## alu
module alu(
    output[16 - 1:0] data_out,
	 output 							  valid_out,
	 output 							  cmd_out,
	 input [16 - 1:0] data_in,
	 input 							  valid_in,
	 input 							  cmd_in,
	 output 									 amm_read,
	 output[8 - 1:0] amm_address,
	 input [8 - 1:0] amm_readdata,
	 input 									 amm_waitrequest,
	 input[1:0] 							 amm_response,
	 input clk,
	 input rst_n
    );
clock: 3.91 ns
lec_check: 0
cap_margin: 35
core_margin: 2
core_utilization: 72
cts_cluster_diameter: 100
cts_cluster_size: 15
place_density: 0.39
slew_margin: 40
run.sh (not shown) runs the stock make flow with config.mk's settings and CLKGATE_MAP_FILE=.
The baseline finished but fails on negative setup slack.
Change:
- CAP_MARGIN: 35 -> 20
- CORE_UTILIZATION: 72 -> 40
- CTS_CLUSTER_DIAMETER: 100 -> not set
- CTS_CLUSTER_SIZE: 15 -> not set
- PLACE_DENSITY: 0.39 -> 0.6
- SLEW_MARGIN: 40 -> 20
- clock period: 3.91 -> 10.0 ns (I/O delays scaled with it)
After rerunning: The changed run completed without violations. Hold slack loses 0.070 ns. Register-to-register slack gains 4.8 ns. Die size rises by 78%. Sequential share of layout area came out higher by 1.7 points. Synthesized area stays the same. Sequential power goes down by 61%. Setup slack gains 3.4 ns.
Change:
- CELL_PAD_IN_SITES_DETAIL_PLACEMENT: not set -> 1
- CORE_ASPECT_RATIO: not set -> 1.57
- HOLD_SLACK_MARGIN: not set -> 0.03
- PLACE_DENSITY: 0.6 -> not set
- SETUP_SLACK_MARGIN: not set -> 0.34
After rerunning: Sequential power is about the same. First-iteration DRC count falls by 30%. Via count rises by 0.36%. Utilization fell by 0.62 points. Final area falls by 1.2%.
Change:
- ABC_AREA: not set -> 1
- CELL_PAD_IN_SITES_DETAIL_PLACEMENT: 1 -> not set
- CORE_ASPECT_RATIO: 1.57 -> not set
- CORE_UTILIZATION: 40 -> 72
- CTS_CLUSTER_SIZE: not set -> 99
- HOLD_SLACK_MARGIN: 0.03 -> not set
- PLACE_DENSITY: not set -> 0.38
- TNS_END_PERCENT: not set -> 5
- clock period: 10.0 -> 3.9 ns (I/O delays scaled with it)
Now the flow produced a layout that fails on negative setup slack.
Power climbs to 2.6 times its value.
Design area climbs by 6.0%.
Synthesized cell count climbs by 51%.
Utilization climbs by 39 points.
Final cell count climbs by 25%.
Worst hold slack is worse by 0.058 ns.


alu again, from the RTL that the note above started with.
clock: 4.7 ns
lec_check: 0
abc_area: 1
cap_margin: 30
core_margin: 2
core_utilization: 72
cts_cluster_diameter: 60
cts_cluster_size: 74
place_density: 0.64
setup_slack_margin: -0.38
slew_margin: 20
The baseline completed, yet does not pass: negative setup slack.
Then changed:
CAP_MARGIN = 20   (was 30)
CORE_UTILIZATION = 71   (was 72)
CTS_CLUSTER_DIAMETER = not set   (was 60)
CTS_CLUSTER_SIZE = not set   (was 74)
PLACE_DENSITY = 0.6   (was 0.64)
SETUP_SLACK_MARGIN = not set   (was -0.38)
clock period = 3.95 ns   (was 4.7 ns; I/O delays follow)
The new run went through all stages and came out clean.
Utilization goes up by 3.7 points.
Global-route usage climbs by 2.9 points.
Sequential power is higher by about 20%.
Synthesized area does not change.
Flip-flop count does not change.
Hold slack improves by 0.071 ns.
Total power is higher by about 30%.
Wire length increases by about 9%.
Final area rose by 5.5%.
Then changed:
ABC_AREA = not set   (was 1)
CORE_UTILIZATION = 66   (was 71)
clock period = 10.1 ns   (was 3.95 ns; I/O delays follow)
The changed run passed the timing, DRC and antenna checks.
Via count came out lower by 26%.
Worst hold slack gets better by 0.011 ns.
Clock power came out lower by 61%.
Non-clock buffer count goes down by 124.
Sequential share of layout area rises by 3.4 points.
Sequential power decreases by 60%.
Cell area decreases by 5.7%.
Total power goes down by 62%.


Setup of oak:
The RTL this note starts from:
==> flow/design.v <==
module alu(
    output[16 - 1:0] data_out,
	 output 							  valid_out,
	 output 							  cmd_out,
	 input [16 - 1:0] data_in,
	 input 							  valid_in,
	 input 							  cmd_in,
	 output 									 amm_read,
	 output[8 - 1:0] amm_address,
	 input [8 - 1:0] amm_readdata,
	 input 									 amm_waitrequest,
	 input[1:0] 							 amm_response,
	 input clk,
	 input rst_n
    );
	reg[2:0] state;
	reg[5:0] nof_operands; 				 
	reg[3:0] opcode; 						 
	reg[7:0] operand[0:63];				 
	reg error;								 
	reg[11:0] result;						 
	reg[5:0] last_index;					 
	reg[5:0] current_index;				 
	reg[5:0] nof;							 
	reg      first_indirect;			 
	reg[7:0] shiftop1, shiftop2;
	wire[1:0] mod = data_in[9:8];		 
	wire[7:0] operand_dir = data_in[7:0];
	wire[7:0] cur_address = operand[current_index];
	wire      bad_address = (cur_address > 'h0F && cur_address < 'h30) || (cur_address > 'h7F && cur_address < 'hA0);
	wire      payload_beat = valid_in && !cmd_in;
	always @(posedge clk) begin
		if(!rst_n) begin
			state <= 3'd0;
		end
		else begin
		case(state)
			3'd0: begin
						if(cmd_in == 1 && valid_in == 1) begin
							opcode <= data_in[11:8];
							nof_operands <= data_in[5:0];
							nof <= data_in[5:0];
							last_index <= 0;
							current_index <= 0;
							first_indirect <= 0;
							shiftop1 <= 0;
							shiftop2 <= 0;
							error <= 0;
							result <= (data_in[11:8] == 1) ? 12'hFFF : 12'h000;
							state <= 3'd1;
							if(data_in[5:0] == 0) begin
								error <= 1;
								state <= 3'd2;
							end
							if(data_in[5:0] != 1 && (data_in[11:8] == 4 || data_in[11:8] == 5 || data_in[11:8] == 6 || data_in[11:8] == 7)) begin
								error <= 1;
								state <= 3'd2;
							end
							if(data_in[5:0] != 2 && (data_in[11:8] == 8 || data_in[11:8] == 9))
								error <= 1;
						end
			end
			3'd1: begin
						if(payload_beat) begin
							if(mod == 2'b00) begin
								case(opcode)
									0: result <= result + operand_dir;
									1: result <= result & operand_dir;
									2:  result <= result | operand_dir;
									3: result <= result ^ operand_dir;
									4: result <= ~{4'b0, operand_dir};
									5: result <= operand_dir + 12'd1;
									6: result <= operand_dir - 12'd1;
									7: result <= ~{4'b0, operand_dir} + 12'd1;
									8, 9: begin
										if(nof == nof_operands) shiftop1 <= operand_dir;
										else shiftop2 <= operand_dir;
									end
									default: ;
								endcase
							end
							if(mod == 2'b01) begin
								operand[last_index] <= operand_dir;
								last_index <= last_index + 1;
								if(nof == nof_operands) first_indirect <= 1;
							end
							nof <= nof - 1;
							if(nof == 1) begin
								if(error || (last_index == 0 && mod != 2'b01))
									state <= 3'd2;
								else
									state <= 3'd4;
							end
						end
			end
			3'd4: begin
				if(bad_address) begin
					error <= 1;
					state <= 3'd2;
				end
				else if(amm_waitrequest == 0) begin
					if(amm_response != 2'b00) begin
						error <= 1;
						state <= 3'd2;
					end
					else begin
						current_index <= current_index + 1;
						case(opcode)
							0: result <= result + amm_readdata;
							1: result <= result & amm_readdata;
							2:  result <= result | amm_readdata;
							3: result <= result ^ amm_readdata;
							4: result <= ~{4'b0, amm_readdata};
							5: result <= amm_readdata + 12'd1;
							6: result <= amm_readdata - 12'd1;
							7: result <= ~{4'b0, amm_readdata} + 12'd1;
							8, 9: begin
								if(first_indirect && current_index == 0) shiftop1 <= amm_readdata;
								else shiftop2 <= amm_readdata;
							end
							default: ;
						endcase
						if(current_index + 1 == last_index)
							state <= 3'd2;
					end
				end
			end
			3'd2: state <= 3'd3;
			default: state <= 3'd0;
		endcase
		end
	end
	reg[16 - 1:0]  		reg_data_out;
	reg 							  		reg_valid_out;
	reg 							  		reg_cmd_out;
	reg[11:0]                     final_result;
	always @(*) begin
		final_result = result;
		if(opcode == 4 || opcode == 7)
			final_result = {4'b0, result[7:0]};
		if(opcode == 8)
			final_result = {4'b0, shiftop1} >> shiftop2;
		if(opcode == 9)
			final_result = {4'b0, shiftop1 << shiftop2};
		if(error == 1)
			final_result = 12'hBAD;
		reg_data_out = 0;
		reg_valid_out = 0;
		reg_cmd_out = 0;
		if(state == 3'd2) begin
			reg_data_out[4] = error;
			reg_data_out[3:0] = opcode;
			reg_valid_out = 1;
			reg_cmd_out = 1;
		end
		if(state == 3'd3) begin
			reg_data_out[11:0] = final_result;
			reg_valid_out = 1;
		end
	end
	assign data_out = reg_data_out;
	assign valid_out = reg_valid_out;
	assign cmd_out = reg_cmd_out;
	assign amm_address = cur_address;
	assign amm_read = (state == 3'd4) && !bad_address;
endmodule
make LEC_CHECK=0 CAP_MARGIN=20 CORE_MARGIN=2 CORE_UTILIZATION=72 CTS_CLUSTER_SIZE=52 PLACE_DENSITY_LB_ADDON=0.0 SETUP_SLACK_MARGIN=1.01 SLEW_MARGIN=20 finish   # period 3.9 ns
Ran to the end and failed final checks on negative setup slack: oak.
Setup changes, oak to pine
- changing SETUP_SLACK_MARGIN from 1.01 to 0.34
- setting PLACE_DENSITY to 0.6 for the first time
- changing CTS_CLUSTER_SIZE from 52 to 99
- setting ABC_AREA to 1 for the first time
- removing PLACE_DENSITY_LB_ADDON (formerly 0.0)
- setting TNS_END_PERCENT to 5 for the first time
### Flow results
- Comparing cell count of the worst reg-to-reg path for oak and pine, the bigger number came from pine.
- Average footprint of a synthesized cell: oak and pine compared, lower one is pine
- Going from oak to pine, first-iteration DRC count shrank by a little under 10%.
- Nothing crashed in pine and all stages finished; the problem is that the final layout failed, the offending checks being negative setup slack.
- pine vs oak, power share of the clock group went up by 0.4 points.
- Compared with oak, pine shows a global routing met1 resource utilization that is 3.3 points lower.
- Compared with oak, pine shows fmax higher by 27 MHz.
- pine vs oak: tap cell instance count up
--- input diff pine..birch ---
- SETUP_SLACK_MARGIN removed (was 0.34)
- CORE_ASPECT_RATIO newly set to 0.91
- CTS_CLUSTER_SIZE removed (was 99)
- ABC_AREA removed (was 1)
- TNS_END_PERCENT removed (was 5)
- the clock period (ns, I/O delays scaled along) changed from 3.9 to 7.64
==> results <==
- birch ended with every stage complete and zero timing, DRC or antenna violations.
- pine → birch: arithmetic-cell share of the synthesized area counting full adders, half adders and majority gates stayed essentially flat, utilization after layout fell by 4.2 points, critical path depth fell by 1.
Inputs modified between birch and maple:
- an added SETUP_SLACK_MARGIN of 0.34
- an added ABC_AREA of 1
- a deleted CORE_ASPECT_RATIO that had been 0.91
- a change of the clock period (ns, I/O delays scaled along) from 7.64 to 3.9
Results
- Peak supply drop, maple and birch: lower on birch
- The flow for maple finished, though final verification flagged negative setup slack.
- Comparing the two runs side by side, maple comes out behind birch on overall chip area.
- birch has lower initial DRC count than maple.
- Summary: with birch as the reference, synthesis area per yosys in maple moved up slightly.
- Compared with birch, maple degrades global-route wire length before repair.
- Row utilization: maple higher / birch lower
- Hold slack: maple and birch compared, higher one is birch
- Of maple and birch, the higher inverter count of the layout excluding clock inverters belongs to maple.
- [maple vs birch] number of vias after detailed routing: higher in maple
- Comparing maple against birch, there is no change at all in H-tree depth.
- Uppermost metal layer occupied by signal nets: met4 -> birch, met5 -> maple
- maple vs birch — area of all placed cells without fillers climbed by more than 10%
For cedar, these inputs were changed with respect to maple:
- clearing ABC_AREA, which used to be 1
- clearing SETUP_SLACK_MARGIN, which used to be 0.34
- clearing PLACE_DENSITY, which used to be 0.6
- putting PLACE_DENSITY_LB_ADDON at 0.01 where nothing was set
- putting CTS_CLUSTER_SIZE at 47 where nothing was set
Notes after the runs:
- For maple, the type of the tightest min-delay check was flop to flop, unlike cedar, where it was input port to flop.
- Relative to maple, the wire length of cedar is lower by about 9%.
- Of cedar and maple, maple shows the lower clock-cell share of area, with cedar above it.
- Between cedar and maple, it is cedar whose delay of the slowest cell on the worst path is higher, by 0.06 ns.
- cedar has quantity of gates resized following cts below what maple had.
- cedar has final instance area below what maple had.
- The flow completed for cedar, but it is not clean: the layout still shows negative setup slack.


Starts from the design.v that is shown in full above.
Settings: LEC_CHECK=0, CAP_MARGIN=20, CORE_MARGIN=2, CORE_UTILIZATION=68, CTS_CLUSTER_SIZE=19, SETUP_SLACK_MARGIN=1.01, SLEW_MARGIN=20; clock period 3.9 ns.
The baseline completed and failed the layout checks on negative setup slack.
Rerun with:
CELL_PAD_IN_SITES_GLOBAL_PLACEMENT = 0   (was unset)
CORE_ASPECT_RATIO = 0.5   (was unset)
CORE_UTILIZATION = 72   (was 68)
CTS_CLUSTER_SIZE = 47   (was 19)
GPL_ROUTABILITY_DRIVEN = 0   (was unset)
MAX_ROUTING_LAYER = met5   (was unset)
PLACE_DENSITY_LB_ADDON = 0.0   (was unset)
SETUP_SLACK_MARGIN = 0.61   (was 1.01)
=> The new run reached the layout checks and failed them: negative setup slack. Design area decreases by about 1.2%. Via count increases by about 6.5%. Power increases by 0.30%. Count of clock-buffer cells in the layout decreases by 11. Critical path depth increases by 2. Sequential power barely changes.


// alu: RTL as listed in full above, without the edits since
make LEC_CHECK=0 CAP_MARGIN=20 CORE_MARGIN=2 CORE_UTILIZATION=70 CTS_CLUSTER_DIAMETER=388 CTS_CLUSTER_SIZE=19 PLACE_DENSITY_LB_ADDON=0.0 SETUP_SLACK_MARGIN=1.01 SLEW_MARGIN=20 finish   # period 3.9 ns
The first run completed and failed the layout checks on negative setup slack.
Then changed:
CORE_UTILIZATION = 40   (was 70)
CTS_CLUSTER_DIAMETER = unset   (was 388)
CTS_CLUSTER_SIZE = unset   (was 19)
PLACE_DENSITY = 0.6   (was unset)
PLACE_DENSITY_LB_ADDON = unset   (was 0.0)
SETUP_SLACK_MARGIN = unset   (was 1.01)
clock period = 7.02 ns   (was 3.9 ns; I/O delays follow)
Effect: This time the run completed without violations. Synthesized area does not change. Sequential power drops by 44%. Wire length drops by 15%. First-iteration DRC count drops by 38%. Cell count climbs by 7.4%. Global-route usage drops by 20 points. Worst hold slack is worse by 33 ps. Via count drops by 13%. Design area drops by 5.1%.
Then changed:
CORE_UTILIZATION = 72   (was 40)
CTS_CLUSTER_DIAMETER = 100   (was unset)
PLACE_DENSITY = unset   (was 0.6)
PLACE_DENSITY_LB_ADDON = 0.07   (was unset)
clock period = 3.91 ns   (was 7.02 ns; I/O delays follow)
This time the run finished but failed the layout checks on negative setup slack. Worst setup slack degrades by 1200 ps. Wire length grows by 26%. Area after synthesis does not change. Register-to-register slack degrades by 2100 ps. Die area shrinks by 44%. Non-clock buffer count grows by 184. Power grows by 82%. Global-route usage grows by 23 points. Via count grows by 19%.


## run A
Starts from the design.v that is shown in full above.
export LEC_CHECK = 0
export CAP_MARGIN = 40
export CELL_PAD_IN_SITES_DETAIL_PLACEMENT = 1
export CORE_ASPECT_RATIO = 1.57
export CORE_MARGIN = 2
export CORE_UTILIZATION = 52
export HOLD_SLACK_MARGIN = 0.03
export SETUP_SLACK_MARGIN = 0.34
export SLEW_MARGIN = 25
create_clock -name core_clock -period 10.0 [get_ports {clk}]
Input changes introduced in run B (baseline for comparison: run A):
Settings: HOLD_SLACK_MARGIN removed (was 0.03); CAP_MARGIN changed from 40 to 20; CELL_PAD_IN_SITES_DETAIL_PLACEMENT removed (was 1); CORE_ASPECT_RATIO removed (was 1.57); CORE_UTILIZATION changed from 52 to 63; PLACE_DENSITY newly set to 0.6; SETUP_SLACK_MARGIN removed (was 0.34); SLEW_MARGIN changed from 25 to 20; the clock period (ns, I/O delays scaled along) changed from 10.0 to 3.9.
[summary]
Of run A and run B, only run A finishes the flow clean. Detailed route, run B vs run A: via total higher for run B. Changes observed in run B relative to run A: global-route wire length before repair decreased 6.7%, cell count decreased 17.
### run B -> run C
Settings: swapping 63 for 22 in CORE_UTILIZATION; swapping 3.9 for 7.02 in the clock period (ns, I/O delays scaled along).
==> results <==
- Against run B as the reference, run C delivers a lower largest vdd supply drop.
- Run C vs run B: die size up in run C
- Area added between synthesis and finish sits lower in run C than in run B.
- Re overall global routing resource usage: run C is 21 points down on run B.
- Against run B, run C comes in 20 points lower on share of the cycle needed by the critical path after routing.
- Summary — vias after detailed routing, run C relative to run B: lower, by about 6.5%.
- Of run B and run C, only run C finishes the flow clean.
## Diff of input files: run D against run C
Settings: CTS_CLUSTER_SIZE newly set to 10; CORE_UTILIZATION changed from 22 to 72; ABC_AREA newly set to 1; the clock period (ns, I/O delays scaled along) changed from 7.02 to 3.95.
==> comparison <==
- Run D finished all stages; layout check result: FAIL, due to setup timing.
- Summary of the comparison: final cell count is lower in run D, relative to run C.
- Compared with run C, run D shows tally of clock buffers in the finished layout that has gone up by more than 10%.
- From run C to run D the numbers moved as follows: combined global-route utilization of all metal layers +33 points; post-layout net count higher; number of inverters outside the clock class in the layout has increased.
- Maximum ir drop on the vdd rail: run D vs run C up about 20%
- Timing endpoint of the critical path = amm_read: run C; timing endpoint of the critical path = amm_address[0]: run D
- Comparing run D and run C, the lower power after layout was measured on run C.
- The worst clock skew on the final layout on run C is in line with that on run D.
- Number of non-clock buffers is higher on run D
No activity file was given, so power comes from the tool's default toggle rates.
